==> harbor <==
// ALU_ft
module ALU_ft (
    input              clk,
    input              rst,
    input      [31:0]  A,
    input      [31:0]  B,
    input      [2:0]   ALUControl,
    output reg [31:0]  Result,
    output reg         Zero,
    output reg         Carry,
    output reg         OverFlow,
    output reg         Negative,
    output reg         fault_detected_out
);
clock: 3.22 ns
lec_check: 0
cap_margin: 30
core_aspect_ratio: 0.5
core_margin: 2
core_utilization: 72
cts_cluster_diameter: 348
cts_cluster_size: 99
place_density: 0.77
setup_slack_margin: 0.94
slew_margin: 30
tns_end_percent: 5
run.sh (not shown) runs the stock make flow with config.mk's settings and CLKGATE_MAP_FILE=.
==> tundra (differences from harbor) <==
==> flow/config.mk (replaced) <==
export PLATFORM = sky130hd
export DESIGN_NAME = ALU_ft
export DESIGN_NICKNAME = ALU_ft
export VERILOG_FILES = /design/flow/design.v
export SDC_FILE = /design/flow/constraint.sdc
export NUM_CORES = 4
export LEC_CHECK = 0
export CAP_MARGIN = 30
export CELL_PAD_IN_SITES_GLOBAL_PLACEMENT = 0
export CORE_MARGIN = 2
export CORE_UTILIZATION = 65
export MAX_ROUTING_LAYER = met4
export PLACE_DENSITY = 0.62
export SLEW_MARGIN = 30
==> flow/constraint.sdc (replaced) <==
create_clock -name core_clock -period 4.96 [get_ports {clk}]
set_input_delay 0.9920 -clock core_clock [delete_from_list [all_inputs] [get_ports {clk}]]
set_output_delay 0.9920 -clock core_clock [all_outputs]
set_load 0.01 [all_outputs]
==> comparison table <==
                                                                                     harbor                      tundra
Core Rows                                                                                 34                          52
Port-buffer cells                                                                        105                         105
Floorplan die area                                                                19500 um^2                  21500 um^2
Async S/R FF share, synth                                                               100%                        100%
YS warnings                                                                                2                           2
Share of the core filled by cells before placement                                     74.8%                       65.7%
Number of nets in the synthesized netlist                                               1743                        1743
Fraction of synthesized cell area taken by the top area cell type                      19.3%                       19.3%
Simple-gate share of the synthesized area                                              14.3%                       14.3%
Yosys Instances                                                                         1545                        1545
Area of the placeable core                                                        17700 um^2                  20100 um^2
Synthesized instance count                                                              1545                        1545
Adder-Cell Fraction of Synth Area                                                      12.3%                       12.3%
Post-Syn Area                                                                     13200 um^2                  13200 um^2
Gpl congestion                                                                          1.39                        1.29
Die height                                                                           99.8 um                      147 um
Run status                                                         aborted with a tool error  complete, but fails checks
Failing step                                                                    3_5_place_dp                           -
Reasons for failing layout checks                                                          -                setup timing
Die width                                                                             196 um                      147 um

---

==> xenon: inputs <==
==> flow/design.v <==
module ALU(
    input [31:0] A, B,
    input [2:0] ALUControl,
    output Carry, OverFlow, Zero, Negative,
    output [31:0] Result
);
    wire [31:0] B_inv;
    wire [32:0] Sum_result;
    wire is_sub;
    assign is_sub = (ALUControl == 3'b001);
    assign B_inv = is_sub ? ~B : B;
    assign Sum_result = A + B_inv + is_sub;
    reg [31:0] Result_reg;
    reg Cout_reg, OverFlow_reg;
    always @(*) begin
        Result_reg = 32'h0;
        Cout_reg = 1'b0;
        OverFlow_reg = 1'b0;
        case (ALUControl)
            3'b000: begin  
                Result_reg = Sum_result[31:0];
                Cout_reg = Sum_result[32];
                OverFlow_reg = (A[31] == B[31]) && (Result_reg[31] != A[31]);
            end
            3'b001: begin  
                Result_reg = Sum_result[31:0];
                Cout_reg = Sum_result[32];
                OverFlow_reg = (A[31] != B[31]) && (Result_reg[31] != A[31]);
            end
            3'b010: Result_reg = A & B;    
            3'b011: Result_reg = A | B;    
            3'b100: Result_reg = A ^ B;    
            3'b101: Result_reg = ($signed(A) < $signed(B)) ? 32'b1 : 32'b0;  
            3'b110: Result_reg = A << B[4:0];  
            3'b111: Result_reg = A >> B[4:0];  
            default: Result_reg = 32'h0;
        endcase
    end
    assign Result   = Result_reg;
    assign Zero     = (Result_reg == 32'b0);
    assign Negative = Result_reg[31];
    assign Carry    = Cout_reg;
    assign OverFlow = OverFlow_reg;
endmodule
`timescale 1ns / 1ps
module ALU_ft (
    input              clk,
    input              rst,
    input      [31:0]  A,
    input      [31:0]  B,
    input      [2:0]   ALUControl,
    output reg [31:0]  Result,
    output reg         Zero,
    output reg         Carry,
    output reg         OverFlow,
    output reg         Negative,
    output reg         fault_detected_out
);
    wire [31:0] alu_res;
    wire alu_z, alu_c, alu_v, alu_n;
    ALU u_alu (
        .A(A),
        .B(B),
        .ALUControl(ALUControl),
        .Result(alu_res),
        .Zero(alu_z),
        .Carry(alu_c),
        .OverFlow(alu_v),
        .Negative(alu_n)
    );
    reg [31:0] res_t1;
    reg [31:0] res_t2;
    localparam STAGE1 = 2'b00;
    localparam STAGE2 = 2'b01;
    localparam STAGE3 = 2'b10;
    reg [1:0] state;
    always @(posedge clk or negedge rst) begin
        if (!rst) begin
            state              <= STAGE1;
            fault_detected_out <= 1'b0;
            res_t1             <= 32'b0;
            res_t2             <= 32'b0;
            Result             <= 32'b0;
            Zero               <= 1'b0;
            Carry              <= 1'b0;
            OverFlow           <= 1'b0;
            Negative           <= 1'b0;
        end
        else begin
            case (state)
                STAGE1: begin
                    res_t1 <= alu_res;           
                    fault_detected_out <= 1'b0;
                    state <= STAGE2;
                end
                STAGE2: begin
                    res_t2 <= alu_res;           
                    if (res_t2 == res_t1) begin
                        Result   <= alu_res;
                        Zero     <= alu_z;
                        Carry    <= alu_c;
                        OverFlow <= alu_v;
                        Negative <= alu_n;
                        state    <= STAGE1;
                    end
                    else begin
                        fault_detected_out <= 1'b1;
                        state <= STAGE3;
                    end
                end
                STAGE3: begin
                    Result   <= alu_res;
                    Zero     <= alu_z;
                    Carry    <= alu_c;
                    OverFlow <= alu_v;
                    Negative <= alu_n;
                    state <= STAGE1;
                end
            endcase
        end
    end
endmodule
==> flow/run.sh <==
#!/bin/bash
# the make line also repeats each setting of config.mk as NAME=value (left out here)
make -C /OpenROAD-flow-scripts/flow DESIGN_CONFIG=/design/flow/config.mk WORK_HOME=/design/flow/orfs CLKGATE_MAP_FILE= finish
==> flow/config.mk <==
export PLATFORM = sky130hd
export DESIGN_NAME = ALU_ft
export DESIGN_NICKNAME = ALU_ft
export VERILOG_FILES = /design/flow/design.v
export SDC_FILE = /design/flow/constraint.sdc
export NUM_CORES = 4
export LEC_CHECK = 0
export ABC_AREA = 1
export CAP_MARGIN = 30
export CELL_PAD_IN_SITES_GLOBAL_PLACEMENT = 0
export CORE_ASPECT_RATIO = 0.5
export CORE_MARGIN = 2
export CORE_UTILIZATION = 40
export CTS_CLUSTER_DIAMETER = 257
export CTS_CLUSTER_SIZE = 89
export GPL_TIMING_DRIVEN = 0
export MAX_ROUTING_LAYER = met4
export PLACE_DENSITY_LB_ADDON = 0.15
export SETUP_SLACK_MARGIN = -0.27
export SLEW_MARGIN = 30
export TNS_END_PERCENT = 5
==> flow/constraint.sdc <==
create_clock -name core_clock -period 3.15 [get_ports {clk}]
set_input_delay 0.6300 -clock core_clock [delete_from_list [all_inputs] [get_ports {clk}]]
set_output_delay 0.6300 -clock core_clock [all_outputs]
set_load 0.01 [all_outputs]
==> inputs of sierra, as changes to xenon <==
CORE_ASPECT_RATIO = 0.53   (was 0.5)
CORE_UTILIZATION = 72   (was 40)
CTS_CLUSTER_DIAMETER = 234   (was 257)
CTS_CLUSTER_SIZE = 75   (was 89)
GPL_TIMING_DRIVEN = default   (was 0)
PLACE_DENSITY_LB_ADDON = 0.12   (was 0.15)
SETUP_SLACK_MARGIN = 0.87   (was -0.27)
TNS_END_PERCENT = default   (was 5)
==> flow/constraint.sdc (replaced) <==
create_clock -name core_clock -period 3.08 [get_ports {clk}]
set_input_delay 0.6160 -clock core_clock [delete_from_list [all_inputs] [get_ports {clk}]]
set_output_delay 0.6160 -clock core_clock [all_outputs]
set_load 0.01 [all_outputs]
==> results <==
                                                                                   sierra                     xenon
Status                                                           aborted with a tool error  finished with violations
Stage where the flow stopped                                                       4_1_cts                         -
Layout check failures                                                                    -              setup timing
Number of register bits inferred by synthesis                                          103                       103
Horizontal extent of the die                                                        187 um                    256 um
Placed instance area                                                            16,600 um2                14,300 um2
Post-synthesis share of cell area spent on xor and xnor gates                        4.74%                     4.74%
Post-synthesis mux area share                                                      0.0787%                   0.0787%
Vertical extent of the die                                                          101 um                    130 um
Floorplan Utilization                                                                73.4%                     40.4%
Area enclosed by the die boundary                                               18,800 um2                33,300 um2
Last weighted congestion value of the routability-driven placer                       1.36                      1.06
Placed Cells                                                                         2,633                     2,557
Sequential element share of the synthesized area                                     20.3%                     20.3%
Yosys Instances                                                                      2,019                     2,019
Number of top-level pins                                                               106                       106
Main flop type                                                    sky130_fd_sc_hd__dfrtp_1  sky130_fd_sc_hd__dfrtp_1
Number of rows in the core area                                                         35                        46
Cell Type Count                                                                         53                        53
Post-synthesis simple-gate area fraction                                             41.1%                     41.1%
Average cell area after synthesis                                                 6.30 um2                  6.30 um2
Floorplan Nets                                                                       2,217                     2,217
Place WS                                                                          -1.03 ns                  -1.78 ns
Top cell type's share of synthesized area                                            20.1%                     20.1%
Estimated wirelength of the detail-placed design                                 52,200 um                 46,500 um
Post-synthesis cell type with the largest combined area           sky130_fd_sc_hd__dfrtp_1  sky130_fd_sc_hd__dfrtp_1
Total core area                                                                 17,300 um2                31,500 um2
Number of enable-type register cells in the synthesized netlist                          0                         0
YS chip area                                                                    12,700 um2                12,700 um2
